**design/flow/run.sh**
```bash
#!/bin/bash
# the make line also repeats each setting of config.mk as NAME=value (left out here)
make -C /OpenROAD-flow-scripts/flow DESIGN_CONFIG=/design/flow/config.mk WORK_HOME=/design/flow/orfs CLKGATE_MAP_FILE= finish
```
**design/flow/config.mk**
```make
export PLATFORM = sky130hd
export DESIGN_NAME = fir
export DESIGN_NICKNAME = fir
export VERILOG_FILES = /design/flow/design.v
export SDC_FILE = /design/flow/constraint.sdc
export NUM_CORES = 4
export LEC_CHECK = 0
export CAP_MARGIN = 10
export CELL_PAD_IN_SITES_DETAIL_PLACEMENT = 0
export CORE_ASPECT_RATIO = 0.53
export CORE_MARGIN = 9
export CORE_UTILIZATION = 36
export CTS_CLUSTER_DIAMETER = 204
export CTS_CLUSTER_SIZE = 10
export MAX_ROUTING_LAYER = met4
export MIN_ROUTING_LAYER = met1
export SETUP_SLACK_MARGIN = 0.39
export SLEW_MARGIN = 20
export TNS_END_PERCENT = 70
```
**design/flow/constraint.sdc**
```tcl
create_clock -name core_clock -period 3.74 [get_ports {clk}]
set_input_delay 0.7480 -clock core_clock [delete_from_list [all_inputs] [get_ports {clk}]]
set_output_delay 0.7480 -clock core_clock [all_outputs]
set_load 0.01 [all_outputs]
```
**design/flow/design.v**
```verilog
`timescale 1ns / 1ps
module fir
#(
    parameter   DIN_WIDTH    = 8    ,    
                FIR_TAP      = 16   ,    
                COEF_WIDTH   = 8    ,    
                DOUT_WIDTH   = 8        
)
(
    input           clk         ,
    input           rst_n       ,
    input           load_sw     ,                
    input       [ DIN_WIDTH-1:0]    data_in ,    
    input       [COEF_WIDTH-1:0]    coff_in ,    
    output      [DOUT_WIDTH-1:0]    data_out     
    );
localparam  PROD_WIDTH   = DIN_WIDTH + COEF_WIDTH,  
            ADD_WIDTH    = PROD_WIDTH + clogb2(FIR_TAP) ; 
reg [DIN_WIDTH-1:0] data_in_r;
wire [ADD_WIDTH-1:0] data_out_w;
reg [COEF_WIDTH-1:0] coff [FIR_TAP-1:0];     
wire [PROD_WIDTH-1:0] prod [FIR_TAP-1:0];    
reg [ADD_WIDTH-1:0] sum [FIR_TAP-1:0];       
always @(posedge clk or negedge rst_n) begin: LOAD
    integer i;
    if (!rst_n) begin
        for (i = 0; i <= FIR_TAP-1; i = i +1) begin
            coff[i] <= 'd0;
        end
        data_in_r <= 'd0;
    end else if(!load_sw) begin      
        coff[FIR_TAP-1] <= coff_in;
        for (i = FIR_TAP-1; i > 0; i = i -1) begin
            coff[i-1] <= coff[i];
        end
    end else begin
        data_in_r <= data_in;        
    end
end
genvar k;
generate
    for (k = 0; k < FIR_TAP; k = k + 1) begin
        assign prod[k] = data_in_r * coff[k];
    end
endgenerate
always @(posedge clk or negedge rst_n) begin: SOP
    integer m;
    if (!rst_n) begin
        for (m = 0; m < FIR_TAP; m = m + 1) begin
            sum[m] <= 'd0;
        end
    end else begin
        sum[FIR_TAP-1] <= prod[FIR_TAP-1];
        for (m = FIR_TAP-1; m > 0; m = m - 1) begin
            sum[m-1] <= prod[m-1] + sum[m];
        end
    end
end
assign data_out_w = sum[0];
assign data_out = data_out_w[ADD_WIDTH-1:ADD_WIDTH-DOUT_WIDTH];
function integer clogb2 (input integer depth);
    begin
        for(clogb2=0; depth>1; clogb2=clogb2+1)
        depth = depth >> 1;
    end
endfunction
endmodule
```
==> results.json, run 1 <==
{
  "chipArea_um2": 165700,
  "ys.flop_type": "dfrtp_1",
  "h-tree-depth": 2,
  "async_reset_ff_share_pct": 100.0,
  "vias": 39800,
  "routedWlPerCell_um": 17.94,
  "tns_ns": -146.58,
  "worst-path-stages": 19,
  "r2r-start": "data_in_r[3]",
  "n_fill_cell": 13940,
  "fin_crit_ns": 4.884,
  "crit_type": "reg -> reg",
  "hold_viol_final": 0,
  "numPortBuffers": 26,
  "synthMostInstantiatedCell": "inv_1",
  "cp.arrival_ns": 5.42,
  "synth-xor-area-share_pct": 3.309,
  "grt_pass1_wl_mm": 238.9,
  "ant_nets": 0,
  "cp_num_buf_inv": 6,
  "area_leaders": "fa_1 (29%), dfrtp_1 (20%), ha_1 (15%), inv_1 (10%), and2_1 (6.4%)",
  "simple_gate_share_pct": 12.56,
  "cts_hold_buf": 0,
  "place_area_um2": 63230,
  "clkTransAtPathRegs_ns": 0.07,
  "synthTopCellsByCount": "inv_1 (1479), fa_1 (786), ha_1 (641)",
  "grt_max_degree": 71,
  "worstPathMaxFanout": 6,
  "worst_pin_slew_ns": 0.7746,
  "grt_usage_pct": 18.65,
  "ys_sh_mux_pct": 2.878,
  "area_delta_synth_final_pct": 27.90,
  "clock_latency_ns": 0.66,
  "setup_viol": 214,
  "netlist-cell-type-count": 69,
  "rsz0062_at_grt": "true",
  "ios": 27,
  "initial_core_util_pct": 36.35,
  "start_kind": "flip-flop",
  "holdCritPathClass": "in -> async",
  "failed_checks": "setup timing",
  "row_count": 103,
  "cpMaxStageDelayCell": "dfrtp_4",
  "cp.required_ns": 4.28,
  "yosysCellCount": 5725,
  "critPathTopFamily": "adder cells",
  "warnings": 29,
  "cts_tree": "built",
  "edf_count": 0,
  "drt-vias-per-instance": 4.693,
  "end_kind": "flip-flop",
  "slew_headroom_pct": 48.36,
  "outcome": "finished with violations",
  "r2r_cells": 19,
  "grt-ovfl-total": 0,
  "core-area_um2": 149200,
  "clock.fmax_mhz": 204.8,
  "timing.hold.ws_ns": 0.1128,
  "die_y_um": 300.6,
  "path_cells": "buf_6 -> buf_12 -> buf_8 -> buf_6 -> and2_4 -> fa_1 -> ha_1 -> inv_2 -> fa_1 -> fa_1 -> inv_2 -> ha_4 -> nand2_1 -> o211ai_1 -> a21oi_2 -> o21bai_1 -> a41o_2 -> a31oi_4 -> xnor2_1",
  "cts_buffer_depth": 3,
  "maxCapViolations": 0,
  "worstReg2RegEnd": "sum[12][16]",
  "cp_common_cell": "fa_1",
  "slowest_delay_ns": 0.56,
  "compound_area_share_pct": 5.622,
  "ys_ff": 434,
  "fin_nets": 7923,
  "drt_pre_antenna_iters": 5,
  "logic_area_um2": 40490,
  "grt_pass1_vias": 41160,
  "top_cell_area_share_pct": 29.00,
  "antennaDiodeCount": 0,
  "slew_violations": 0,
  "cts-root-buf": "clkbuf_16",
  "synth_area_um2": 54250,
  "synth.logic.top_family": "adder cells",
  "synthesis.nets": 7171,
  "drc": 0,
  "synth.avg_cell_area_um2": 9.477,
  "startpoint": "data_in_r[3]",
  "fin_crit_sh_pct": 130.6,
  "fin_area_um2": 69390,
  "dieWidth_um": 551.2,
  "clock_skew_ns": 0.02516,
  "postSynthSeqShare_pct": 20.02,
  "yosys_warnings": 3,
  "gp_congestion": 0.8696,
  "cts.sinks": 434,
  "grt_antenna_before_repair": 6,
  "drt_iter0_drc": 2731,
  "drt-total-wl_mm": 152.1,
  "dp_hpwl_mm": 112.9,
  "rrSetupSlack_ns": -1.14,
  "yosysTopAreaCell": "fa_1",
  "seq_area_um2": 10890,
  "fin_ws_ns": -1.144,
  "ys_chip_area_um2": 54250,
  "crit_path_end": "sum[12][16]",
  "ys_sh_adder_pct": 43.78,
  "synthCells": 5725,
  "numCtsBuffers": 49
}
[layer usage]
metal / wire, um / GRT usage, %
met5: 0 / -
met4: 1638 / 2.098
met3: 11130 / 2.700
met2: 57380 / 23.55
met1: 81990 / 31.19
[through the flow]
stage                     util [%]  cells  worst slack (ns)
after CTS                    44.60   8399            -1.107
after global routing         46.50   8480            -1.280
final                        46.50   8480            -1.144
after floorplan                  -   5725           -0.8451
after global placement       42.37   8280            -1.227
after detailed placement     42.37   8280            -1.299
[final cells by class]
class	instances	area share, %
timing repair buffer	931	12.48
clock buffer	55	1.799
clock inverter	4	0.07212
tap	1995	3.597
inverter	1479	8.000
multi-input combinational	3582	58.35
sequential	434	15.70
[repair_timing]
item | 4_1_cts | 5_1_grt
buffers inserted | 49 | 71
endpoints found under the setup margin | 235 | 237
cloned | 11 | 10
pin swaps | 147 | 236
resized | 304 | 437
==> inputs of run 2 (changes only) <==
CAP_MARGIN = 35   (was 10)
CELL_PAD_IN_SITES_DETAIL_PLACEMENT = not set   (was 0)
CORE_ASPECT_RATIO = not set   (was 0.53)
CORE_MARGIN = 2   (was 9)
CORE_UTILIZATION = 72   (was 36)
CTS_CLUSTER_SIZE = 20   (was 10)
MAX_ROUTING_LAYER = met5   (was met4)
PLACE_DENSITY = 0.39   (was not set)
SETUP_SLACK_MARGIN = 0.18   (was 0.39)
TNS_END_PERCENT = 60   (was 70)
clock period = 4.42 ns   (was 3.74 ns; I/O delays follow)
==> results.json, run 2 <==
{
  "outcome": "finished with violations",
  "failed_checks": "setup timing",
  "yosys_warnings": 3,
  "clock_skew_ns": 0.01991,
  "clock_latency_ns": 0.62,
  "yosysCellCount": 5725,
  "numCtsBuffers": 25,
  "grt-ovfl-total": 0,
  "maxCapViolations": 0,
  "synth.logic.top_family": "adder cells",
  "synthCells": 5725,
  "warnings": 31,
  "netlist-cell-type-count": 69,
  "startpoint": "data_in_r[5]",
  "holdCritPathClass": "in -> async",
  "setup_viol": 121,
  "synthesis.nets": 7171,
  "cp_common_cell": "fa_1",
  "cts_tree": "built",
  "chipArea_um2": 77570,
  "worstPathMaxFanout": 5,
  "initial_core_util_pct": 72.76,
  "fin_ws_ns": -0.4308,
  "grt_usage_pct": 34.41,
  "cpMaxStageDelayCell": "dfrtp_4",
  "async_reset_ff_share_pct": 100.0,
  "ys_sh_adder_pct": 43.78,
  "clkTransAtPathRegs_ns": 0.10,
  "end_kind": "flip-flop",
  "synth_area_um2": 54250,
  "ys_chip_area_um2": 54250,
  "cp.arrival_ns": 5.38,
  "synthMostInstantiatedCell": "inv_1",
  "area_leaders": "fa_1 (29%), dfrtp_1 (20%), ha_1 (15%), inv_1 (10%), and2_1 (6.4%)",
  "tns_ns": -23.62,
  "ys.flop_type": "dfrtp_1",
  "rsz0062_at_grt": "true",
  "path_cells": "buf_12 -> buf_6 -> and2_4 -> fa_1 -> inv_2 -> fa_1 -> inv_1 -> fa_1 -> inv_1 -> fa_1 -> inv_2 -> ha_4 -> o21a_1 -> o31a_1 -> o211ai_1 -> a21oi_2 -> a2111oi_4 -> buf_4 -> buf_6 -> xnor2_4",
  "synth-xor-area-share_pct": 3.309,
  "fin_crit_sh_pct": 109.7,
  "timing.hold.ws_ns": 0.3065,
  "cts-root-buf": "clkbuf_16",
  "synth.avg_cell_area_um2": 9.477,
  "r2r-start": "data_in_r[5]",
  "ios": 27,
  "cts_hold_buf": 0,
  "drc": 0,
  "start_kind": "flip-flop",
  "slowest_delay_ns": 0.54,
  "rrSetupSlack_ns": -0.43,
  "routedWlPerCell_um": 18.13,
  "grt_max_degree": 97,
  "postSynthSeqShare_pct": 20.02,
  "yosysTopAreaCell": "fa_1",
  "dp_hpwl_mm": 93.27,
  "worst-path-stages": 20,
  "dieWidth_um": 278.5,
  "critPathTopFamily": "adder cells",
  "ys_ff": 434,
  "numPortBuffers": 26,
  "worst_pin_slew_ns": 0.8786,
  "drt_pre_antenna_iters": 5,
  "cp_num_buf_inv": 8,
  "cts.sinks": 434,
  "core-area_um2": 74570,
  "synthTopCellsByCount": "inv_1 (1479), fa_1 (786), ha_1 (641)",
  "die_y_um": 278.5,
  "edf_count": 0,
  "r2r_cells": 20,
  "vias": 39730,
  "gp_congestion": 0.8577,
  "slew_headroom_pct": 41.43,
  "row_count": 100,
  "top_cell_area_share_pct": 29.00,
  "grt_pass1_wl_mm": 214.6,
  "crit_type": "reg -> reg",
  "fin_crit_ns": 4.851,
  "cp.required_ns": 4.95,
  "area_delta_synth_final_pct": 18.60,
  "fin_nets": 7688,
  "drt_iter0_drc": 2414,
  "post-route-util_pct": 86.29,
  "slew_violations": 0,
  "ys_sh_mux_pct": 2.878,
  "hold_viol_final": 0,
  "grt_pass1_vias": 43040,
  "compound_area_share_pct": 5.622,
  "clock.fmax_mhz": 206.2,
  "h-tree-depth": 1,
  "cts_buffer_depth": 3,
  "grt_antenna_before_repair": 0,
  "drt-vias-per-instance": 5.506,
  "crit_path_end": "sum[15][13]",
  "worstReg2RegEnd": "sum[15][13]",
  "ant_nets": 0,
  "drt-total-wl_mm": 130.8,
  "simple_gate_share_pct": 12.56
}
[run 2: layout make-up]
cell class / instances / area (um2)
multi-input cells: 3582 / 39420
flip-flops and latches: 434 / 10890
fillers: 3933 / 10220
repair buffers: 720 / 6618
inverters: 1479 / 5552
well taps: 969 / 1212
clock buffers: 30 / 644.4
clock inverters: 1 / 8.758
diodes: 1 / 2.502
[run 2: repair_timing]
action | in CTS | in global routing
endpoints found under the setup margin | 156 | 170
setup buffers | 86 | 36
cloned | 9 | 3
pin swaps | 172 | 134
resized | 350 | 207
[run 2: stage by stage]
step	setup WS (ns)	instance area [um2]	cells
2_1_floorplan	-0.1651	55280	5725
3_3_place_gp	-0.5037	60100	7049
6_report	-0.4308	64350	7216
5_1_grt	-0.5631	64350	7215
4_1_cts	-0.4067	63090	7175
3_5_place_dp	-0.5557	60100	7049
[run 2: per-layer routing]
| metal | vias up | track usage [%] | part of all wire, % |
|---|---|---|---|
| met1 | 20080 | 46.42 | 41 |
| met3 | 289 | 4.861 | 6.3 |
| met2 | 1209 | 58.36 | 49 |
| met5 | - | 0 | 0 |
| met4 | 0 | 10.44 | 3.4 |
| li1 | 18160 | - | - |
==> inputs of run 3 (changes only) <==
ABC_AREA = 0   (was not set)
CAP_MARGIN = 20   (was 35)
CTS_CLUSTER_DIAMETER = 95   (was 204)
CTS_CLUSTER_SIZE = not set   (was 20)
MAX_ROUTING_LAYER = not set   (was met5)
MIN_ROUTING_LAYER = not set   (was met1)
PLACE_DENSITY = 0.35   (was 0.39)
SETUP_SLACK_MARGIN = 0.89   (was 0.18)
TNS_END_PERCENT = not set   (was 60)
clock period = 3.23 ns   (was 4.42 ns; I/O delays follow)
==> results.json, run 3 <==
{
  "end_kind": "flip-flop",
  "ys.flop_type": "dfrtp_1",
  "netlist-cell-type-count": 69,
  "maxCapViolations": 0,
  "logic_area_um2": 40830,
  "area_delta_synth_final_pct": 27.29,
  "async_reset_ff_share_pct": 100.0,
  "start_kind": "flip-flop",
  "edf_count": 0,
  "area_leaders": "fa_1 (29%), dfrtp_1 (20%), ha_1 (15%), inv_1 (10%), and2_1 (6.4%)",
  "fin_area_um2": 69060,
  "yosysTopAreaCell": "fa_1",
  "ys_chip_area_um2": 54250,
  "outcome": "finished with violations",
  "cts_tree": "built",
  "fin_crit_sh_pct": 160.0,
  "die_y_um": 278.5,
  "drt-total-wl_mm": 175.3,
  "gp_congestion": 0.8608,
  "cpMaxStageDelayCell": "fa_2",
  "cp.required_ns": 3.75,
  "vias": 45620,
  "drt_iter0_drc": 4216,
  "failed_checks": "hold timing, setup timing",
  "drc": 0,
  "grt_pass1_vias": 47340,
  "cts.sinks": 434,
  "holdCritPathClass": "in -> async",
  "worstPathMaxFanout": 12,
  "drt_pre_antenna_iters": 5,
  "worstReg2RegEnd": "sum[0][16]",
  "synthesis.nets": 7171,
  "simple_gate_share_pct": 12.56,
  "warnings": 31,
  "grt_max_degree": 96,
  "cp_common_cell": "fa_1",
  "numPortBuffers": 26,
  "synthTopCellsByCount": "inv_1 (1479), fa_1 (786), ha_1 (641)",
  "grt_usage_pct": 38.42,
  "clkTransAtPathRegs_ns": 0.06,
  "hold_viol_final": 8,
  "slowest_delay_ns": 0.64,
  "crit_type": "reg -> reg",
  "ys_sh_adder_pct": 43.78,
  "row_count": 100,
  "synthCells": 5725,
  "synth_area_um2": 54250,
  "cts_buffer_depth": 3,
  "synth-xor-area-share_pct": 3.309,
  "n_fill_cell": 2598,
  "drt-vias-per-instance": 6.047,
  "clock.fmax_mhz": 193.5,
  "timing.hold.ws_ns": -0.03586,
  "setup_viol": 241,
  "h-tree-depth": 2,
  "path_cells": "buf_12 -> buf_4 -> buf_8 -> buf_8 -> and2_1 -> fa_2 -> fa_1 -> fa_1 -> inv_1 -> fa_1 -> inv_1 -> ha_4 -> a21o_1 -> a21o_1 -> o21ai_4 -> a21boi_2 -> buf_6 -> o21ai_2 -> nand2b_1 -> xor2_1",
  "dieWidth_um": 278.5,
  "numCtsBuffers": 53,
  "fin_crit_ns": 5.167,
  "grt-ovfl-total": 0,
  "core-area_um2": 74570,
  "postSynthSeqShare_pct": 20.02,
  "initial_core_util_pct": 72.76,
  "clock_latency_ns": 0.66,
  "compound_area_share_pct": 5.622,
  "yosysCellCount": 5725,
  "synth.avg_cell_area_um2": 9.477,
  "fin_ws_ns": -1.937,
  "clock_skew_ns": 0.03594,
  "grt_pass1_wl_mm": 235.5,
  "cts-root-buf": "clkbuf_16",
  "dp_hpwl_mm": 100.3,
  "ant_nets": 0,
  "synth.logic.top_family": "adder cells",
  "rrSetupSlack_ns": -1.94,
  "slew_headroom_pct": 49.88,
  "ys_sh_mux_pct": 2.878,
  "crit_path_end": "sum[0][16]",
  "top_cell_area_share_pct": 29.00,
  "yosys_warnings": 3,
  "cp_num_buf_inv": 7,
  "place_area_um2": 61850,
  "grt_antenna_before_repair": 4,
  "fin_nets": 7973,
  "cp.arrival_ns": 5.69,
  "seq_area_um2": 10890,
  "r2r-start": "data_in_r[3]",
  "ios": 27,
  "routedWlPerCell_um": 23.24,
  "r2r_cells": 20,
  "worst-path-stages": 20,
  "critPathTopFamily": "adder cells",
  "ys_ff": 434,
  "slew_violations": 0,
  "chipArea_um2": 77570,
  "synthMostInstantiatedCell": "inv_1",
  "rsz0062_at_grt": "true",
  "startpoint": "data_in_r[3]",
  "worst_pin_slew_ns": 0.7503
}
==> run 3: metrics by stage <==
stage	setup WS [ns]	util (%)	setup TNS, ns	std cells
after floorplan	-1.355	-	-161.21	5725
after CTS	-1.663	89.01	-266.62	7458
after detailed placement	-1.785	82.94	-275.77	7254
after global routing	-2.101	92.60	-330.50	7542
final	-1.937	92.61	-305.87	7544
after global placement	-1.684	82.94	-262.76	7254
==> run 3: per-layer routing <==
metal  track usage [%]  vias to the layer above  part of all wire [%]
met5                 0                        -                 0.015
met1             45.31                    22580                    33
li1                  -                    18780                     -
met3             6.565                     1283                   9.0
met2             68.45                     2971                    49
met4             18.22                        2                   8.5
==> run 3: what timing repair did <==
action | in CTS | in global routing
pin swaps | 211 | 347
buffers inserted | 97 | 80
endpoints found under the setup margin | 266 | 268
gates resized | 391 | 461
hold buffers | 0 | 0
gates cloned | 7 | 3
==> run 3: final cells by class <==
class                      instances  share of cell area, %
multi-input combinational       3582                  59.12
sequential                       434                  15.77
timing repair buffer             977                  12.75
inverter                        1479                  8.039
clock buffer                      70                  2.143
tap                              969                  1.756
clock inverter                    30                 0.4077
antenna                            3                0.01087
==> inputs of run 4 (changes only) <==
ABC_AREA = 1   (was 0)
CELL_PAD_IN_SITES_DETAIL_PLACEMENT = 1   (was not set)
CORE_ASPECT_RATIO = 1.55   (was not set)
CORE_UTILIZATION = 40   (was 72)
CTS_CLUSTER_DIAMETER = not set   (was 95)
CTS_CLUSTER_SIZE = 93   (was not set)
GPL_TIMING_DRIVEN = 0   (was not set)
HOLD_SLACK_MARGIN = 0.21   (was not set)
PLACE_DENSITY = 0.76   (was 0.35)
SETUP_SLACK_MARGIN = 0.19   (was 0.89)
clock period = 6.12 ns   (was 3.23 ns; I/O delays follow)
==> results.json, run 4 <==
{
  "h-tree-depth": 2,
  "synthMostInstantiatedCell": "inv_1",
  "synth-xor-area-share_pct": 2.795,
  "ys.flop_type": "dfrtp_1",
  "lastStage": "global routing",
  "chipArea_um2": 144900,
  "place_ws_ns": -0.002743,
  "cts-root-buf": "clkbuf_16",
  "synthTopCellsByCount": "inv_1 (2172), nand2_1 (1590), fa_1 (786)",
  "dp_hpwl_mm": 192.0,
  "ys_sh_mux_pct": 0.4766,
  "area_leaders": "fa_1 (28%), dfrtp_1 (19%), inv_1 (14%), ha_1 (14%), nand2_1 (11%)",
  "top_cell_area_share_pct": 27.75,
  "async_reset_ff_share_pct": 100.0,
  "postSynthSeqShare_pct": 19.15,
  "ys_ff": 434,
  "ys_chip_area_um2": 56710,
  "yosysCellCount": 7108,
  "ios": 27,
  "core-area_um2": 141200,
  "initial_core_util_pct": 40.17,
  "ys_sh_adder_pct": 41.89,
  "outcome": "aborted with a tool error",
  "synthesis.nets": 8554,
  "numPortBuffers": 25,
  "gp_congestion": 1.017,
  "yosysTopAreaCell": "fa_1",
  "edf_count": 0,
  "row_count": 172,
  "netlist-cell-type-count": 38,
  "dieWidth_um": 306.4,
  "synth.logic.top_family": "adder cells",
  "simple_gate_share_pct": 14.32,
  "synth.avg_cell_area_um2": 7.978,
  "synth_area_um2": 56710,
  "die_y_um": 472.8,
  "numCtsBuffers": 48,
  "compound_area_share_pct": 5.132,
  "cts_buffer_depth": 3,
  "synthCells": 7108,
  "yosys_warnings": 3,
  "cts.sinks": 434
}
[run 4: per-stage QoR]
stage | std cells | instance area (um2) | utilization (%)
after floorplan | 7108 | 56710 | -
after global placement | 8960 | 59240 | 41.97
after detailed placement | 8969 | 59560 | 42.19
after CTS | 9057 | 61250 | 43.39
[run 4: what timing repair did]
item	in CTS
setup endpoints to repair	50
resized	6
buffers inserted	0
hold buffers	0
pin swaps	0
==> inputs of run 5 (changes only) <==
ABC_AREA = not set   (was 1)
CELL_PAD_IN_SITES_DETAIL_PLACEMENT = 2   (was 1)
CORE_ASPECT_RATIO = not set   (was 1.55)
CTS_CLUSTER_DIAMETER = 116   (was not set)
CTS_CLUSTER_SIZE = not set   (was 93)
GPL_TIMING_DRIVEN = not set   (was 0)
HOLD_SLACK_MARGIN = 0.02   (was 0.21)
MIN_ROUTING_LAYER = met2   (was not set)
PLACE_DENSITY = not set   (was 0.76)
SETUP_SLACK_MARGIN = not set   (was 0.19)
TNS_END_PERCENT = 10   (was not set)
clock period = 7.0 ns   (was 6.12 ns; I/O delays follow)
==> results.json, run 5 <==
{
  "lastStage": "global routing",
  "yosys_warnings": 3,
  "numCtsBuffers": 59,
  "cts-root-buf": "clkbuf_16",
  "numPortBuffers": 26,
  "edf_count": 0,
  "yosysCellCount": 5725,
  "dp_hpwl_mm": 163.3,
  "die_y_um": 372.3,
  "initial_core_util_pct": 40.20,
  "cts-resized-gates": 0,
  "ys_chip_area_um2": 54250,
  "compound_area_share_pct": 5.622,
  "postCtsSetupBuffers": 0,
  "h-tree-depth": 2,
  "postSynthSeqShare_pct": 20.02,
  "synthMostInstantiatedCell": "inv_1",
  "synthesis.nets": 7171,
  "ys.flop_type": "dfrtp_1",
  "synth_area_um2": 54250,
  "area_leaders": "fa_1 (29%), dfrtp_1 (20%), ha_1 (15%), inv_1 (10%), and2_1 (6.4%)",
  "gp_congestion": 0.8660,
  "ys_sh_adder_pct": 43.78,
  "ys_ff": 434,
  "outcome": "aborted with a tool error",
  "cts_hold_buf": 0,
  "simple_gate_share_pct": 12.56,
  "synth.avg_cell_area_um2": 9.477,
  "synthCells": 5725,
  "row_count": 135,
  "cts_buffer_depth": 3,
  "synthTopCellsByCount": "inv_1 (1479), fa_1 (786), ha_1 (641)",
  "netlist-cell-type-count": 69,
  "top_cell_area_share_pct": 29.00,
  "ios": 27,
  "yosysTopAreaCell": "fa_1",
  "synth.logic.top_family": "adder cells",
  "ys_sh_mux_pct": 2.878,
  "async_reset_ff_share_pct": 100.0,
  "core-area_um2": 135000,
  "synth-xor-area-share_pct": 3.309,
  "dieWidth_um": 372.3,
  "place_area_um2": 56290,
  "cts.sinks": 434,
  "chipArea_um2": 138600
}
## run 5: stage by stage
| stage | hold slack, ns | std cells | util [%] | setup slack (ns) |
|---|---|---|---|---|
| 4_1_cts | 0.4802 | 7452 | 43.30 | 0.1655 |
| 3_5_place_dp | 0.4600 | 7340 | 41.71 | 0.4616 |
| 3_3_place_gp | 0.4497 | 7340 | 41.71 | 1.322 |
| 2_1_floorplan | 0.4204 | 5725 | - | 2.033 |
==> inputs of run 6 (changes only) <==
ABC_AREA = 1   (was not set)
CAP_MARGIN = 40   (was 20)
CELL_PAD_IN_SITES_DETAIL_PLACEMENT = not set   (was 2)
CELL_PAD_IN_SITES_GLOBAL_PLACEMENT = 0   (was not set)
CORE_ASPECT_RATIO = 0.66   (was not set)
CORE_UTILIZATION = 63   (was 40)
CTS_CLUSTER_DIAMETER = 221   (was 116)
CTS_CLUSTER_SIZE = 15   (was not set)
GPL_ROUTABILITY_DRIVEN = 0   (was not set)
GPL_TIMING_DRIVEN = 1   (was not set)
HOLD_SLACK_MARGIN = not set   (was 0.02)
MIN_ROUTING_LAYER = not set   (was met2)
PLACE_DENSITY_LB_ADDON = 0.06   (was not set)
SLEW_MARGIN = 35   (was 20)
TNS_END_PERCENT = 40   (was 10)
clock period = 6.16 ns   (was 7.0 ns; I/O delays follow)
==> results.json, run 6 <==
{
  "ant_nets": 0,
  "worstPathMaxFanout": 40,
  "worstReg2RegEnd": "sum[5][13]",
  "ys_ff": 434,
  "cts_buffer_depth": 3,
  "drc": 0,
  "yosysCellCount": 7108,
  "netlist-cell-type-count": 38,
  "slew_headroom_pct": 43.48,
  "grt_pass1_vias": 42470,
  "fin_crit_sh_pct": 81.88,
  "r2r-start": "data_in_r[6]",
  "synth.avg_cell_area_um2": 7.978,
  "yosysTopAreaCell": "fa_1",
  "drt_iter0_drc": 3123,
  "dp_hpwl_mm": 99.82,
  "n_fill_cell": 7680,
  "numPortBuffers": 26,
  "clock.fmax_mhz": 198.3,
  "drt-total-wl_mm": 128.1,
  "ys_sh_mux_pct": 0.4766,
  "top_cell_area_share_pct": 27.75,
  "cts_hold_buf": 0,
  "r2r_cells": 18,
  "simple_gate_share_pct": 14.32,
  "routedWlPerCell_um": 15.74,
  "cp.arrival_ns": 5.51,
  "row_count": 89,
  "h-tree-depth": 2,
  "maxCapViolations": 0,
  "grt-ovfl-total": 0,
  "edf_count": 0,
  "yosys_warnings": 3,
  "cpMaxStageDelayCell": "dfrtp_4",
  "clock_skew_ns": 0.03308,
  "setup_viol": 0,
  "cts-resized-gates": 0,
  "ios": 27,
  "initial_core_util_pct": 63.50,
  "synthCells": 7108,
  "compound_area_share_pct": 5.132,
  "postSynthSeqShare_pct": 19.15,
  "post-route-util_pct": 65.99,
  "area_leaders": "fa_1 (28%), dfrtp_1 (19%), inv_1 (14%), ha_1 (14%), nand2_1 (11%)",
  "hp-start": "sum[1][19]",
  "crit_path_end": "sum[5][13]",
  "end_kind": "flip-flop",
  "outcome": "finished clean",
  "clock_latency_ns": 0.61,
  "clkTransAtPathRegs_ns": 0.08,
  "slew_violations": 0,
  "hold_viol_final": 0,
  "grt_antenna_before_repair": 1,
  "timing.hold.ws_ns": 0.4729,
  "synth.logic.top_family": "adder cells",
  "core-area_um2": 89310,
  "holdCritPathClass": "reg -> reg",
  "grt_usage_pct": 29.23,
  "tns_ns": 0,
  "logic_area_um2": 36640,
  "cts-root-buf": "clkbuf_16",
  "chipArea_um2": 92480,
  "synthMostInstantiatedCell": "inv_1",
  "cts.sinks": 434,
  "rrSetupSlack_ns": 1.12,
  "ys_sh_adder_pct": 41.89,
  "crit_type": "reg -> reg",
  "warnings": 32,
  "postCtsSetupBuffers": 0,
  "area_delta_synth_final_pct": 3.919,
  "seq_area_um2": 10890,
  "dieWidth_um": 373.3,
  "antennaDiodeCount": 0,
  "drt-vias-per-instance": 5.154,
  "synth_area_um2": 56710,
  "ys.flop_type": "dfrtp_1",
  "rsz0062_at_grt": "false",
  "path_cells": "buf_4 -> nand2_1 -> fa_1 -> inv_1 -> fa_1 -> inv_1 -> fa_1 -> fa_1 -> inv_1 -> ha_1 -> a21oi_1 -> nor2_1 -> nor2_1 -> o21ai_1 -> nand2_1 -> nand3_1 -> nand2_1 -> nand2_1",
  "cts_tree": "built",
  "synth-xor-area-share_pct": 2.795,
  "worst_pin_slew_ns": 0.8478,
  "drt_pre_antenna_iters": 6,
  "startpoint": "data_in_r[6]",
  "worst-path-stages": 18,
  "cp_num_buf_inv": 4,
  "ys_chip_area_um2": 56710,
  "min_path_cells": 2,
  "start_kind": "flip-flop",
  "grt_pass1_wl_mm": 219.2,
  "whs_endpoint": "sum[0][19]",
  "critPathTopFamily": "adder cells",
  "vias": 41950,
  "slowest_delay_ns": 0.92,
  "synthTopCellsByCount": "inv_1 (2172), nand2_1 (1590), fa_1 (786)",
  "grt_max_degree": 138,
  "cp.required_ns": 6.62,
  "async_reset_ff_share_pct": 100.0,
  "numCtsBuffers": 34,
  "synthesis.nets": 8554,
  "fin_crit_ns": 5.044,
  "die_y_um": 247.7,
  "fin_nets": 8396
}
-- run 6: layout make-up --
class,count,share of cell area [%]
multi-input combinational,4234,62.17
sequential,434,18.48
timing repair buffer,74,1.391
tap,1183,2.512
clock buffer,43,1.609
inverter,2172,13.83
-- run 6: per-layer routing --
metal | share of wire [%] | up-vias | track usage, %
met5 | 0 | - | 0
met4 | 1.3 | 0 | 4.370
met3 | 7.1 | 104 | 4.282
met2 | 42 | 1199 | 43.90
met1 | 50 | 20500 | 45.84
li1 | - | 20150 | -
-- run 6: stage by stage --
stage	instances	worst slack, ns	instance area, um2
6_report	8140	1.116	58930
5_1_grt	8140	0.8821	58930
4_1_cts	8139	1.127	58900
3_5_place_dp	8096	1.166	57950
3_3_place_gp	8095	1.229	57930
2_1_floorplan	7108	1.937	56710
==> inputs of run 7 (changes only) <==
CAP_MARGIN = 20   (was 40)
CELL_PAD_IN_SITES_GLOBAL_PLACEMENT = not set   (was 0)
CORE_ASPECT_RATIO = not set   (was 0.66)
CORE_UTILIZATION = 72   (was 63)
CTS_CLUSTER_DIAMETER = 365   (was 221)
CTS_CLUSTER_SIZE = 96   (was 15)
GPL_ROUTABILITY_DRIVEN = not set   (was 0)
GPL_TIMING_DRIVEN = not set   (was 1)
PLACE_DENSITY = 0.89   (was not set)
PLACE_DENSITY_LB_ADDON = not set   (was 0.06)
SLEW_MARGIN = 20   (was 35)
TNS_END_PERCENT = not set   (was 40)
clock period = 3.49 ns   (was 6.16 ns; I/O delays follow)
==> results.json, run 7 <==
{
  "yosys_warnings": 3,
  "cts-root-buf": "clkbuf_16",
  "grt-ovfl-total": 58,
  "synthesis.nets": 8554,
  "die_y_um": 284.6,
  "synth.avg_cell_area_um2": 7.978,
  "synthMostInstantiatedCell": "inv_1",
  "edf_count": 0,
  "yosysCellCount": 7108,
  "row_count": 102,
  "cts_buffer_depth": 3,
  "cts.sinks": 434,
  "initial_core_util_pct": 72.96,
  "grt_usage_pct": 79.05,
  "ys_sh_mux_pct": 0.4766,
  "area_leaders": "fa_1 (28%), dfrtp_1 (19%), inv_1 (14%), ha_1 (14%), nand2_1 (11%)",
  "top_cell_area_share_pct": 27.75,
  "outcome": "aborted with a tool error",
  "synthCells": 7108,
  "synth_area_um2": 56710,
  "ys_sh_adder_pct": 41.89,
  "synthTopCellsByCount": "inv_1 (2172), nand2_1 (1590), fa_1 (786)",
  "ys_chip_area_um2": 56710,
  "ys_ff": 434,
  "core-area_um2": 77720,
  "compound_area_share_pct": 5.132,
  "synth-xor-area-share_pct": 2.795,
  "numCtsBuffers": 8,
  "dp_hpwl_mm": 126.0,
  "async_reset_ff_share_pct": 100.0,
  "simple_gate_share_pct": 14.32,
  "h-tree-depth": 1,
  "ios": 27,
  "netlist-cell-type-count": 38,
  "chipArea_um2": 81020,
  "stop_error": "[ERROR GRT-0232] Routing congestion too high. Check the congestion heatmap in the GUI.",
  "lastStage": "global routing",
  "synth.logic.top_family": "adder cells",
  "gp_congestion": 0.9305,
  "yosysTopAreaCell": "fa_1",
  "numPortBuffers": 26,
  "place_ws_ns": -0.9105,
  "ys.flop_type": "dfrtp_1",
  "dieWidth_um": 284.6,
  "postSynthSeqShare_pct": 19.15
}
[run 7: what timing repair did]
item,4_1_cts
resized,250
cloned,10
pin swaps,88
hold endpoints to repair,10
setup endpoints to repair,234
hold buffers,1
buffers inserted,50
[run 7: metal layers]
metal,track usage [%],GRT overflow
met4,77.67,26
met1,75.84,4
met2,91.63,27
met5,57.62,1
met3,70.85,0
[run 7: stage by stage]
stage | area [um2] | cells
after CTS | 67150 | 8693
after detailed placement | 65150 | 8620
after global placement | 65150 | 8620
after floorplan | 59360 | 7108
==> inputs of run 8 (changes only) <==
CORE_UTILIZATION = 56   (was 72)
CTS_CLUSTER_DIAMETER = not set   (was 365)
CTS_CLUSTER_SIZE = not set   (was 96)
GPL_TIMING_DRIVEN = 1   (was not set)
PLACE_DENSITY = not set   (was 0.89)
PLACE_DENSITY_LB_ADDON = 0.02   (was not set)
SETUP_SLACK_MARGIN = 0.74   (was not set)
clock period = 7.41 ns   (was 3.49 ns; I/O delays follow)
==> results.json, run 8 <==
{
  "numCtsBuffers": 57,
  "clkTransAtPathRegs_ns": 0.06,
  "synth-xor-area-share_pct": 2.795,
  "timing.hold.ws_ns": 0.4681,
  "synth.avg_cell_area_um2": 7.978,
  "drc": 0,
  "fin_nets": 8402,
  "min_path_cells": 2,
  "end_kind": "flip-flop",
  "grt_max_degree": 156,
  "synthTopCellsByCount": "inv_1 (2172), nand2_1 (1590), fa_1 (786)",
  "slew_violations": 0,
  "cts-root-buf": "clkbuf_16",
  "ios": 27,
  "tns_ns": 0,
  "n_fill_cell": 9300,
  "worst-path-stages": 17,
  "slew_headroom_pct": 39.82,
  "h-tree-depth": 2,
  "ant_nets": 0,
  "synthesis.nets": 8554,
  "outcome": "finished clean",
  "cts-resized-gates": 0,
  "chipArea_um2": 103800,
  "dieWidth_um": 322.2,
  "critPathTopFamily": "adder cells",
  "ys_sh_mux_pct": 0.4766,
  "rrSetupSlack_ns": 2.38,
  "ys.flop_type": "dfrtp_1",
  "netlist-cell-type-count": 38,
  "drt_iter0_drc": 2093,
  "synth_area_um2": 56710,
  "path_cells": "buf_4 -> nand2_1 -> fa_1 -> inv_1 -> fa_1 -> inv_1 -> fa_1 -> fa_1 -> inv_1 -> ha_1 -> a21oi_1 -> nand2_1 -> nand3_2 -> nand2_2 -> nand3_1 -> nand2_1 -> xor2_1",
  "warnings": 34,
  "ys_chip_area_um2": 56710,
  "r2r_cells": 17,
  "grt_usage_pct": 25.91,
  "grt-ovfl-total": 0,
  "worst_pin_slew_ns": 0.9027,
  "grt_pass1_wl_mm": 217.6,
  "cp_num_buf_inv": 4,
  "worstPathMaxFanout": 55,
  "rsz0062_at_grt": "false",
  "row_count": 116,
  "top_cell_area_share_pct": 27.75,
  "ys_sh_adder_pct": 41.89,
  "routedWlPerCell_um": 15.13,
  "core-area_um2": 100300,
  "drt-total-wl_mm": 126.5,
  "clock_latency_ns": 0.68,
  "startpoint": "data_in_r[4]",
  "drt-vias-per-instance": 4.932,
  "holdCritPathClass": "reg -> reg",
  "r2r-start": "data_in_r[4]",
  "whs_endpoint": "sum[0][19]",
  "clock_skew_ns": 0.02229,
  "compound_area_share_pct": 5.132,
  "worstReg2RegEnd": "sum[6][11]",
  "die_y_um": 322.2,
  "hold_viol_final": 0,
  "crit_path_end": "sum[6][11]",
  "synthCells": 7108,
  "synthMostInstantiatedCell": "inv_1",
  "area_delta_synth_final_pct": 5.842,
  "slowest_delay_ns": 0.97,
  "cp.arrival_ns": 5.59,
  "cts_hold_buf": 0,
  "setup_viol": 0,
  "cts_tree": "built",
  "postSynthSeqShare_pct": 19.15,
  "antennaDiodeCount": 0,
  "area_leaders": "fa_1 (28%), dfrtp_1 (19%), inv_1 (14%), ha_1 (14%), nand2_1 (11%)",
  "crit_type": "reg -> reg",
  "cp.required_ns": 7.96,
  "fin_crit_sh_pct": 67.91,
  "clock.fmax_mhz": 198.7,
  "drt_pre_antenna_iters": 7,
  "postCtsSetupBuffers": 0,
  "synth.logic.top_family": "adder cells",
  "edf_count": 0,
  "grt_pass1_vias": 43490,
  "vias": 41230,
  "ys_ff": 434,
  "grt_antenna_before_repair": 0,
  "dp_hpwl_mm": 97.52,
  "gp_congestion": 0.8623,
  "fin_crit_ns": 5.032,
  "cts_buffer_depth": 3,
  "yosys_warnings": 3,
  "cp_common_cell": "fa_1",
  "yosysTopAreaCell": "fa_1",
  "async_reset_ff_share_pct": 100.0,
  "numPortBuffers": 26,
  "hp-start": "sum[1][19]",
  "cts.sinks": 434,
  "maxCapViolations": 0,
  "yosysCellCount": 7108,
  "simple_gate_share_pct": 14.32,
  "initial_core_util_pct": 56.54,
  "cpMaxStageDelayCell": "dfrtp_4",
  "start_kind": "flip-flop"
}
## run 8: metrics by stage
step / worst slack, ns / cells / util (%) / instance area [um2]
3_3_place_gp: 2.445 / 8254 / 57.84 / 58010
6_report: 2.378 / 8360 / 59.85 / 60020
3_5_place_dp: 2.405 / 8254 / 57.84 / 58010
2_1_floorplan: 3.187 / 7108 / - / 56710
4_1_cts: 2.375 / 8360 / 59.85 / 60020
5_1_grt: 2.116 / 8360 / 59.85 / 60020
## run 8: layer usage
metal / up-vias / part of all wire [%] / track usage, %
met3: 156 / 3.5 / 2.863
met4: 0 / 2.2 / 5.857
met1: 20250 / 46 / 35.44
met2: 606 / 48 / 44.45
met5: - / 0 / 0
li1: 20220 / - / -
## run 8: final cells by class
class / count / area (um2) / area share, %
Tap cell: 1357 / 1698 / 2.829
Sequential cell: 434 / 10890 / 18.14
Multi-Input combinational cell: 4234 / 36640 / 61.04
Clock buffer: 71 / 1539 / 2.564
Inverter: 2172 / 8153 / 13.58
Clock inverter: 35 / 475.5 / 0.7921
Timing Repair Buffer: 57 / 626.9 / 1.044
==> inputs of run 9 (changes only) <==
ABC_AREA = not set   (was 1)
CORE_UTILIZATION = 40   (was 56)
GPL_TIMING_DRIVEN = not set   (was 1)
PLACE_DENSITY_LB_ADDON = not set   (was 0.02)
SETUP_SLACK_MARGIN = not set   (was 0.74)
clock period = 3.25 ns   (was 7.41 ns; I/O delays follow)
==> results.json, run 9 <==
{
  "outcome": "finished with violations",
  "failed_checks": "setup timing",
  "area_delta_synth_final_pct": 29.77,
  "dp_hpwl_mm": 98.78,
  "drt_iter0_drc": 1701,
  "tns_ns": -252.73,
  "area_leaders": "fa_1 (29%), dfrtp_1 (20%), ha_1 (15%), inv_1 (10%), and2_1 (6.4%)",
  "crit_type": "reg -> reg",
  "row_count": 135,
  "fin_nets": 8012,
  "drt-total-wl_mm": 134.0,
  "edf_count": 0,
  "crit_path_end": "sum[10][19]",
  "ys_sh_mux_pct": 2.878,
  "ys.flop_type": "dfrtp_1",
  "top_cell_area_share_pct": 29.00,
  "clock.fmax_mhz": 207.0,
  "clock_latency_ns": 0.68,
  "drc": 0,
  "postSynthSeqShare_pct": 20.02,
  "grt_max_degree": 73,
  "grt_usage_pct": 19.58,
  "slew_violations": 0,
  "cp_num_buf_inv": 6,
  "ys_chip_area_um2": 54250,
  "ant_nets": 0,
  "gp_congestion": 0.8407,
  "start_kind": "flip-flop",
  "drt-vias-per-instance": 4.713,
  "setup_viol": 238,
  "die_y_um": 372.3,
  "grt-ovfl-total": 0,
  "synthesis.nets": 7171,
  "fin_ws_ns": -1.580,
  "r2r-start": "data_in_r[4]",
  "path_cells": "buf_12 -> buf_12 -> clkbuf_16 -> nand2_4 -> fa_1 -> fa_1 -> inv_1 -> fa_1 -> inv_1 -> fa_1 -> inv_2 -> ha_4 -> a2111o_1 -> a31oi_4 -> o21ai_2 -> a31oi_1 -> nor2b_1 -> o21ai_1 -> xnor2_1",
  "critPathTopFamily": "adder cells",
  "synthTopCellsByCount": "inv_1 (1479), fa_1 (786), ha_1 (641)",
  "top_usage_layer": "met2",
  "grt_antenna_before_repair": 5,
  "ios": 27,
  "worstReg2RegEnd": "sum[10][19]",
  "h-tree-depth": 2,
  "grt_pass1_wl_mm": 218.7,
  "worstPathMaxFanout": 5,
  "rrSetupSlack_ns": -1.58,
  "async_reset_ff_share_pct": 100.0,
  "yosysCellCount": 5725,
  "whs_endpoint": "sum[0][19]",
  "hold_viol_final": 0,
  "chipArea_um2": 138600,
  "cts_buffer_depth": 3,
  "slew_headroom_pct": 51.13,
  "slowest_delay_ns": 0.52,
  "grt.met2_usage_pct": 33.66,
  "numPortBuffers": 26,
  "ys_sh_adder_pct": 43.78,
  "timing.hold.ws_ns": 0.4397,
  "compound_area_share_pct": 5.622,
  "grt_pass1_vias": 42870,
  "cpMaxStageDelayCell": "fa_1",
  "ys_ff": 434,
  "cts-root-buf": "clkbuf_16",
  "clkTransAtPathRegs_ns": 0.06,
  "initial_core_util_pct": 40.20,
  "fin_area_um2": 70410,
  "place_area_um2": 63160,
  "hp-start": "sum[1][19]",
  "dieWidth_um": 372.3,
  "startpoint": "data_in_r[4]",
  "numCtsBuffers": 57,
  "fin_crit_ns": 4.830,
  "vias": 39560,
  "maxCapViolations": 0,
  "cp_common_cell": "fa_1",
  "synth_area_um2": 54250,
  "holdCritPathClass": "reg -> reg",
  "yosys_warnings": 3,
  "routedWlPerCell_um": 15.97,
  "min_path_cells": 1,
  "worst-path-stages": 19,
  "end_kind": "flip-flop",
  "cts_tree": "built",
  "cts.sinks": 434,
  "synth.avg_cell_area_um2": 9.477,
  "cp.arrival_ns": 5.43,
  "synth-xor-area-share_pct": 3.309,
  "place_ws_ns": -1.776,
  "clock_skew_ns": 0.02660,
  "fin_crit_sh_pct": 148.6,
  "synthCells": 5725,
  "worst_pin_slew_ns": 0.7331,
  "core-area_um2": 135000,
  "simple_gate_share_pct": 12.56,
  "yosysTopAreaCell": "fa_1",
  "synth.logic.top_family": "adder cells",
  "use_met3_pct": 2.340,
  "use_met1_pct": 26.27,
  "drt_pre_antenna_iters": 4,
  "synthMostInstantiatedCell": "inv_1",
  "rsz0062_at_grt": "true",
  "warnings": 29,
  "cp.required_ns": 3.85,
  "netlist-cell-type-count": 69,
  "r2r_cells": 19
}
==> run 9: area by class of cell <==
type | count | area (um2)
antenna | 1 | 2.502
clock buffer | 77 | 1643
clock inverter | 28 | 375.4
fill | 11960 | 64560
inverter | 1479 | 5552
multi-input combinational | 3582 | 40500
sequential | 434 | 10890
tap | 1781 | 2228
timing repair buffer | 1012 | 9219
==> run 9: what timing repair did <==
action                                  in CTS  in global routing
setup buffers                               92                 88
resized                                    340                490
hold buffers                                 1                  0
pin swaps                                  197                341
cloned                                       9                 11
endpoints found under the setup margin     238                239
endpoints found under the hold margin       33                  0
==> run 9: metrics by stage <==
step                cells  util, %
floorplan            5725        -
CTS                  8316    50.17
global route         8394    52.17
global placement     8111    46.80
detailed placement   8111    46.80
finish               8394    52.17
==> run 9: per-layer routing <==
metal,vias up,wire length (um)
li1,18870,-
met4,0,3212
met3,186,4662
met1,20010,60530
met2,492,65620
met5,-,0
==> inputs of run 10 (changes only) <==
CAP_MARGIN = 10   (was 20)
CELL_PAD_IN_SITES_DETAIL_PLACEMENT = 1   (was not set)
CORE_ASPECT_RATIO = 0.53   (was not set)
CORE_MARGIN = 9   (was 2)
CORE_UTILIZATION = 36   (was 40)
CTS_CLUSTER_DIAMETER = 204   (was not set)
CTS_CLUSTER_SIZE = 10   (was not set)
MAX_ROUTING_LAYER = met4   (was not set)
MIN_ROUTING_LAYER = met1   (was not set)
SETUP_SLACK_MARGIN = 1.06   (was not set)
TNS_END_PERCENT = 70   (was not set)
clock period = 3.74 ns   (was 3.25 ns; I/O delays follow)
==> results.json, run 10 <==
{
  "outcome": "finished with violations",
  "failed_checks": "setup timing",
  "drt-total-wl_mm": 211.6,
  "synth-xor-area-share_pct": 3.309,
  "clock.fmax_mhz": 190.3,
  "startpoint": "data_in_r[5]",
  "synth.avg_cell_area_um2": 9.477,
  "cp_num_buf_inv": 8,
  "vias": 44480,
  "timing.hold.ws_ns": 0.04262,
  "cts-root-buf": "clkbuf_16",
  "ys_chip_area_um2": 54250,
  "grt_max_degree": 71,
  "yosysTopAreaCell": "fa_1",
  "dp_hpwl_mm": 131.2,
  "maxCapViolations": 0,
  "ys.flop_type": "dfrtp_1",
  "routedWlPerCell_um": 24.67,
  "cp.arrival_ns": 5.80,
  "clkTransAtPathRegs_ns": 0.09,
  "dieWidth_um": 551.2,
  "start_kind": "flip-flop",
  "area_leaders": "fa_1 (29%), dfrtp_1 (20%), ha_1 (15%), inv_1 (10%), and2_1 (6.4%)",
  "slew_headroom_pct": 38.19,
  "compound_area_share_pct": 5.622,
  "cts_buffer_depth": 3,
  "async_reset_ff_share_pct": 100.0,
  "synthesis.nets": 7171,
  "drt-vias-per-instance": 5.185,
  "cts.sinks": 434,
  "warnings": 29,
  "r2r_cells": 20,
  "slew_violations": 0,
  "drt_iter0_drc": 3294,
  "chipArea_um2": 165700,
  "hold_viol_final": 0,
  "end_kind": "flip-flop",
  "worstReg2RegEnd": "sum[6][18]",
  "postSynthSeqShare_pct": 20.02,
  "netlist-cell-type-count": 69,
  "top_cell_area_share_pct": 29.00,
  "die_y_um": 300.6,
  "grt_pass1_vias": 48050,
  "simple_gate_share_pct": 12.56,
  "cp_common_cell": "fa_1",
  "row_count": 103,
  "cp.required_ns": 4.28,
  "grt_antenna_before_repair": 8,
  "numPortBuffers": 26,
  "cpMaxStageDelayCell": "fa_1",
  "drt_pre_antenna_iters": 5,
  "edf_count": 0,
  "place_ws_ns": -1.351,
  "rsz0062_at_grt": "true",
  "rrSetupSlack_ns": -1.51,
  "cts_tree": "built",
  "clock_skew_ns": 0.04803,
  "r2r-start": "data_in_r[5]",
  "synth.logic.top_family": "adder cells",
  "synthCells": 5725,
  "fin_crit_ns": 5.254,
  "yosysCellCount": 5725,
  "clock_latency_ns": 0.69,
  "yosys_warnings": 3,
  "holdCritPathClass": "in -> async",
  "synthMostInstantiatedCell": "inv_1",
  "ios": 27,
  "core-area_um2": 149200,
  "grt-ovfl-total": 0,
  "grt_usage_pct": 21.99,
  "area_delta_synth_final_pct": 31.71,
  "numCtsBuffers": 49,
  "n_fill_cell": 16400,
  "path_cells": "buf_12 -> buf_8 -> buf_4 -> nand2_1 -> fa_1 -> inv_1 -> fa_1 -> fa_1 -> inv_1 -> fa_1 -> inv_2 -> ha_4 -> and2_4 -> buf_6 -> nand4_1 -> a21oi_4 -> buf_6 -> nand2_4 -> o21ai_2 -> xor2_1",
  "initial_core_util_pct": 36.35,
  "grt_pass1_wl_mm": 280.8,
  "crit_type": "reg -> reg",
  "worstPathMaxFanout": 8,
  "worst_pin_slew_ns": 0.9271,
  "gp_congestion": 0.8696,
  "fin_ws_ns": -1.514,
  "drc": 0,
  "ant_nets": 0,
  "synth_area_um2": 54250,
  "critPathTopFamily": "adder cells",
  "ys_sh_adder_pct": 43.78,
  "slowest_delay_ns": 0.58,
  "crit_path_end": "sum[6][18]",
  "setup_viol": 226,
  "h-tree-depth": 2,
  "fin_crit_sh_pct": 140.5,
  "ys_ff": 434,
  "ys_sh_mux_pct": 2.878,
  "fin_nets": 8012,
  "worst-path-stages": 20,
  "synthTopCellsByCount": "inv_1 (1479), fa_1 (786), ha_1 (641)"
}
-- run 10: per-layer routing --
| metal | part of all wire [%] | wire [um] | track usage, % |
|---|---|---|---|
| met2 | 46 | 97610 | 32.96 |
| met4 | 3.5 | 7467 | 3.723 |
| met3 | 7.3 | 15380 | 3.530 |
| met1 | 43 | 91140 | 31.81 |
| met5 | 0 | 0 | - |
-- run 10: timing repair --
action	CTS	global route
setup buffers	61	139
hold buffers	0	0
setup endpoints to repair	255	258
pin swaps	107	402
gates resized	338	665
cloned	9	21
-- run 10: cell type report --
cell class                 count  area [um2]  area share (%)
antenna                        8       20.02         0.02802
clock buffer                  58        1281           1.793
clock inverter                 3       43.79         0.06128
inverter                    1479        5552           7.769
multi-input combinational   3582       41400           57.93
sequential                   434       10890           15.24
tap                         1995        2496           3.493
timing repair buffer        1020        9778           13.68
-- run 10: stage by stage --
step                utilization (%)  std cells  setup TNS [ns]  area (um2)
floorplan                         -       5725          -61.39       55650
global placement              42.37       8280         -148.79       63230
detailed placement            42.37       8280         -171.74       63230
CTS                           44.73       8411         -146.88       66760
global route                  47.88       8576         -208.48       71450
finish                        47.88       8579         -188.21       71460
==> inputs of run 11 (changes only) <==
CAP_MARGIN = 20   (was 10)
CELL_PAD_IN_SITES_DETAIL_PLACEMENT = not set   (was 1)
CORE_ASPECT_RATIO = not set   (was 0.53)
CORE_MARGIN = 2   (was 9)
CORE_UTILIZATION = 40   (was 36)
CTS_CLUSTER_DIAMETER = not set   (was 204)
CTS_CLUSTER_SIZE = 93   (was 10)
MAX_ROUTING_LAYER = not set   (was met4)
MIN_ROUTING_LAYER = not set   (was met1)
SETUP_SLACK_MARGIN = not set   (was 1.06)
TNS_END_PERCENT = not set   (was 70)
clock period = 7.15 ns   (was 3.74 ns; I/O delays follow)
==> results.json, run 11 <==
{
  "cpMaxStageDelayCell": "dfrtp_4",
  "top_cell_area_share_pct": 29.00,
  "synth_area_um2": 54250,
  "chipArea_um2": 138600,
  "synth-xor-area-share_pct": 3.309,
  "logic_area_um2": 36980,
  "worst-path-stages": 16,
  "cts-root-buf": "clkbuf_16",
  "ys_chip_area_um2": 54250,
  "cts-resized-gates": 0,
  "min_path_cells": 1,
  "cts_buffer_depth": 3,
  "drt_iter0_drc": 1481,
  "start_kind": "flip-flop",
  "whs_endpoint": "sum[0][19]",
  "r2r_cells": 16,
  "yosys_warnings": 3,
  "grt_pass1_vias": 38770,
  "cts_tree": "built",
  "die_y_um": 372.3,
  "startpoint": "data_in_r[5]",
  "end_kind": "flip-flop",
  "cts.sinks": 434,
  "area_leaders": "fa_1 (29%), dfrtp_1 (20%), ha_1 (15%), inv_1 (10%), and2_1 (6.4%)",
  "netlist-cell-type-count": 69,
  "r2r-start": "data_in_r[5]",
  "post-route-util_pct": 43.27,
  "fin_crit_sh_pct": 81.54,
  "simple_gate_share_pct": 12.56,
  "ys_ff": 434,
  "synth.logic.top_family": "adder cells",
  "grt_antenna_before_repair": 1,
  "cp_common_cell": "fa_1",
  "drt-total-wl_mm": 114.2,
  "outcome": "finished clean",
  "rsz0062_at_grt": "false",
  "postSynthSeqShare_pct": 20.02,
  "slowest_delay_ns": 1.00,
  "worst_pin_slew_ns": 1.066,
  "path_cells": "buf_12 -> nand2_1 -> fa_1 -> inv_1 -> fa_1 -> inv_1 -> fa_1 -> fa_1 -> inv_1 -> ha_1 -> o21a_1 -> a2111oi_0 -> o31ai_1 -> a21o_1 -> a21oi_1 -> xnor2_1",
  "tns_ns": 0,
  "worstPathMaxFanout": 58,
  "crit_type": "reg -> reg",
  "async_reset_ff_share_pct": 100.0,
  "synth.avg_cell_area_um2": 9.477,
  "ant_nets": 0,
  "cts_hold_buf": 0,
  "n_fill_cell": 12980,
  "clock.fmax_mhz": 171.5,
  "grt-ovfl-total": 0,
  "clkTransAtPathRegs_ns": 0.06,
  "slew_violations": 0,
  "synthTopCellsByCount": "inv_1 (1479), fa_1 (786), ha_1 (641)",
  "yosysCellCount": 5725,
  "grt_max_degree": 152,
  "hold_viol_final": 0,
  "grt_usage_pct": 17.73,
  "yosysTopAreaCell": "fa_1",
  "ys_sh_adder_pct": 43.78,
  "vias": 35780,
  "cp.arrival_ns": 6.43,
  "edf_count": 0,
  "setup_viol": 0,
  "fin_crit_ns": 5.830,
  "crit_path_end": "sum[13][16]",
  "h-tree-depth": 2,
  "grt_pass1_wl_mm": 200.0,
  "initial_core_util_pct": 40.20,
  "numCtsBuffers": 57,
  "compound_area_share_pct": 5.622,
  "row_count": 135,
  "cp.required_ns": 7.75,
  "dp_hpwl_mm": 83.70,
  "warnings": 30,
  "worstReg2RegEnd": "sum[13][16]",
  "antennaDiodeCount": 0,
  "drt_pre_antenna_iters": 5,
  "core-area_um2": 135000,
  "synthMostInstantiatedCell": "inv_1",
  "hp-start": "sum[1][19]",
  "ys_sh_mux_pct": 2.878,
  "holdCritPathClass": "reg -> reg",
  "drc": 0,
  "synthCells": 5725,
  "clock_skew_ns": 0.03152,
  "fin_nets": 7056,
  "clock_latency_ns": 0.69,
  "critPathTopFamily": "adder cells",
  "drt-vias-per-instance": 4.810,
  "routedWlPerCell_um": 15.35,
  "ios": 27,
  "maxCapViolations": 0,
  "dieWidth_um": 372.3,
  "numPortBuffers": 26,
  "slew_headroom_pct": 28.96,
  "ys.flop_type": "dfrtp_1",
  "synthesis.nets": 7171,
  "area_delta_synth_final_pct": 7.624,
  "cp_num_buf_inv": 4,
  "gp_congestion": 0.8270,
  "postCtsSetupBuffers": 0,
  "rrSetupSlack_ns": 1.32,
  "seq_area_um2": 10890
}
==> run 11: cell type report <==
| type | instances | share of cell area [%] |
|---|---|---|
| multi-input combinational | 3582 | 63.33 |
| sequential | 434 | 18.65 |
| inverter | 1479 | 9.508 |
| tap | 1781 | 3.816 |
| clock buffer | 74 | 2.794 |
| timing repair buffer | 56 | 1.035 |
| clock inverter | 33 | 0.8678 |
==> run 11: stage by stage <==
stage	worst slack, ns	hold WS (ns)	cell area [um2]	std cells
finish	1.320	0.4550	58390	7439
CTS	1.321	0.4587	58390	7439
global placement	1.419	0.4578	56250	7332
detailed placement	1.343	0.4562	56250	7332
global route	0.9720	0.4764	58390	7439
floorplan	2.183	0.4204	54250	5725
==> run 11: layer usage <==
metal / global-route usage, % / part of all wire, %
met3: 2.203 / 3.4
met5: 0 / 0
met2: 29.06 / 47
met4: 3.352 / 1.7
met1: 25.31 / 48
==> inputs of run 12 (changes only) <==
ABC_AREA = 1   (was not set)
CELL_PAD_IN_SITES_DETAIL_PLACEMENT = 2   (was not set)
CORE_ASPECT_RATIO = 1.85   (was not set)
CTS_CLUSTER_DIAMETER = 116   (was not set)
CTS_CLUSTER_SIZE = not set   (was 93)
HOLD_SLACK_MARGIN = 0.02   (was not set)
MAX_ROUTING_LAYER = met5   (was not set)
MIN_ROUTING_LAYER = met2   (was not set)
SETUP_SLACK_MARGIN = 1.26   (was not set)
TNS_END_PERCENT = 15   (was not set)
clock period = 5.89 ns   (was 7.15 ns; I/O delays follow)
==> results.json, run 12 <==
{
  "outcome": "aborted with a tool error",
  "lastStage": "global routing",
  "stop_error": "[ERROR GRT-0116] Global routing finished with congestion. Check the congestion regions in the DRC Viewer.",
  "cts_hold_buf": 0,
  "ys.flop_type": "dfrtp_1",
  "dieWidth_um": 280.8,
  "ys_chip_area_um2": 56710,
  "async_reset_ff_share_pct": 100.0,
  "synthCells": 7108,
  "cts_buffer_depth": 3,
  "synthMostInstantiatedCell": "inv_1",
  "cts-root-buf": "clkbuf_16",
  "yosysTopAreaCell": "fa_1",
  "synth_area_um2": 56710,
  "chipArea_um2": 144900,
  "die_y_um": 516.1,
  "synth-xor-area-share_pct": 2.795,
  "edf_count": 0,
  "ys_sh_mux_pct": 0.4766,
  "core-area_um2": 141400,
  "initial_core_util_pct": 40.11,
  "ys_ff": 434,
  "yosysCellCount": 7108,
  "ys_sh_adder_pct": 41.89,
  "postSynthSeqShare_pct": 19.15,
  "row_count": 188,
  "top_cell_area_share_pct": 27.75,
  "area_leaders": "fa_1 (28%), dfrtp_1 (19%), inv_1 (14%), ha_1 (14%), nand2_1 (11%)",
  "synth.logic.top_family": "adder cells",
  "grt_usage_pct": 98.45,
  "cts.sinks": 434,
  "simple_gate_share_pct": 14.32,
  "h-tree-depth": 2,
  "numCtsBuffers": 51,
  "ios": 27,
  "synth.avg_cell_area_um2": 7.978,
  "gp_congestion": 0.9749,
  "place_area_um2": 58960,
  "synthesis.nets": 8554,
  "numPortBuffers": 26,
  "grt-ovfl-total": 6492,
  "yosys_warnings": 3,
  "compound_area_share_pct": 5.132,
  "dp_hpwl_mm": 230.8,
  "synthTopCellsByCount": "inv_1 (2172), nand2_1 (1590), fa_1 (786)",
  "netlist-cell-type-count": 38
}
-- run 12: what timing repair did --
item,4_1_cts
endpoints found under the hold margin,0
cloned,17
setup endpoints to repair,206
buffers inserted,119
resized,811
pin swaps,186
-- run 12: metal layers --
layer	overflow	global-route usage (%)
met1	-	-
met2	1416	96.05
met3	3620	106.7
met4	951	90.32
met5	505	98.48
-- run 12: per-stage QoR --
step,std cells,worst slack (ns),hold slack [ns]
4_1_cts,9055,1.110,0.5006
3_5_place_dp,8825,0.2102,0.5019
2_1_floorplan,7108,1.667,0.4204
3_3_place_gp,8825,0.9405,0.4718
